==> inputs of try-xenon <==
Design lidar_system_top, start of the top module:
module lidar_system_top (
    input  wire clk,
    input  wire rst,
    input  wire rx,      
    output wire tx,      
    output wire [15:0] dbg_max_idx,
    output wire [15:0] dbg_min_idx,
    output wire [15:0] dbg_max_dist,
    output wire [15:0] dbg_min_dist,
    output wire [15:0] dbg_obs_alert,
    output wire [15:0] dbg_max_angle,
    output wire [15:0] dbg_min_angle,
    output wire        dbg_angle_done
);
    wire [7:0] rx_data;
    wire       rx_valid;
    RxD u_rxd (
        .clk(clk),
        .rx(rx),
        .rst(rst),
        .data(rx_data),
        .data_valid(rx_valid)
    );
    wire [15:0] max_idx, min_idx, max_dist, min_dist, obs_alert;
    wire [15:0] max_angle, min_angle;
    wire        angle_done;
    distance_process u_dp (
        .clk(clk),
        .rst(rst),
        .data_in(rx_data),
        .data_valid(rx_valid),
        .max_idx(max_idx),
        .min_idx(min_idx),
        .max_dist(max_dist),
        .min_dist(min_dist),
        .obs_alert(obs_alert),
        .max_angle(max_angle),
        .min_angle(min_angle),
        .angle_done(angle_done)
    );
    reg [7:0] tx_data;               
    reg       tx_send;               
    wire      tx_busy;               
  ...
Settings: LEC_CHECK=0, ABC_AREA=0, CAP_MARGIN=40, CORE_ASPECT_RATIO=0.92, CORE_MARGIN=2, CORE_UTILIZATION=72, CTS_CLUSTER_DIAMETER=236, GPL_ROUTABILITY_DRIVEN=0, GPL_TIMING_DRIVEN=1, MAX_ROUTING_LAYER=met4, PLACE_DENSITY_LB_ADDON=0.04, SETUP_SLACK_MARGIN=2.0, SLEW_MARGIN=20, TNS_END_PERCENT=5; clock period 7.04 ns.
run.sh (not shown) runs the stock make flow with config.mk's settings and CLKGATE_MAP_FILE=.
==> inputs of try-pepper, as changes to try-xenon <==
==> flow/config.mk (replaced) <==
export PLATFORM = sky130hd
export DESIGN_NAME = lidar_system_top
export DESIGN_NICKNAME = lidar_system_top
export VERILOG_FILES = /design/flow/design.v
export SDC_FILE = /design/flow/constraint.sdc
export NUM_CORES = 4
export LEC_CHECK = 0
export ABC_AREA = 1
export CAP_MARGIN = 20
export CELL_PAD_IN_SITES_DETAIL_PLACEMENT = 1
export CORE_MARGIN = 10
export CORE_UTILIZATION = 50
export GPL_ROUTABILITY_DRIVEN = 0
export MIN_ROUTING_LAYER = met2
export PLACE_DENSITY = 0.63
export SETUP_SLACK_MARGIN = 2.55
export SLEW_MARGIN = 20
==> flow/constraint.sdc (replaced) <==
create_clock -name core_clock -period 10.0 [get_ports {clk}]
set_input_delay 2.0000 -clock core_clock [delete_from_list [all_inputs] [get_ports {clk}]]
set_output_delay 2.0000 -clock core_clock [all_outputs]
set_load 0.01 [all_outputs]
==> inputs of try-cedar, as changes to try-xenon <==
==> flow/config.mk (replaced) <==
export PLATFORM = sky130hd
export DESIGN_NAME = lidar_system_top
export DESIGN_NICKNAME = lidar_system_top
export VERILOG_FILES = /design/flow/design.v
export SDC_FILE = /design/flow/constraint.sdc
export NUM_CORES = 4
export LEC_CHECK = 0
export CAP_MARGIN = 20
export CORE_MARGIN = 2
export CORE_UTILIZATION = 57
export SLEW_MARGIN = 20
==> flow/constraint.sdc (replaced) <==
create_clock -name core_clock -period 5.15 [get_ports {clk}]
set_input_delay 1.0300 -clock core_clock [delete_from_list [all_inputs] [get_ports {clk}]]
set_output_delay 1.0300 -clock core_clock [all_outputs]
set_load 0.01 [all_outputs]
==> summary of the runs <==
try-cedar finished but failed the layout checks on setup timing. try-xenon ran to the end with violations: setup timing. try-pepper aborted during global routing (5_1_grt) on GRT-0116.
Count of clock-buffer cells in the layout: try-cedar is higher than try-xenon (9).
Of try-xenon and try-cedar, try-xenon has the higher worst setup slack (gap 1.7 ns).
Against try-xenon, the clock power of try-cedar is larger by about 50%.
Between try-cedar and try-xenon, the lower via count is in try-cedar (gap about 7%, measured against try-xenon).
Clock skew: try-cedar is lower than try-xenon (0.00064 ns).
In synthesized cell count, try-xenon and try-cedar do not differ.
Sequential share of layout area: try-cedar is lower than try-xenon (0.41 points).
Against try-xenon, the total power of try-cedar is larger by 44%.
In try-xenon the first-iteration DRC count is larger than in try-cedar, by about 90%.
No activity file was given, so power comes from the tool's default toggle rates.
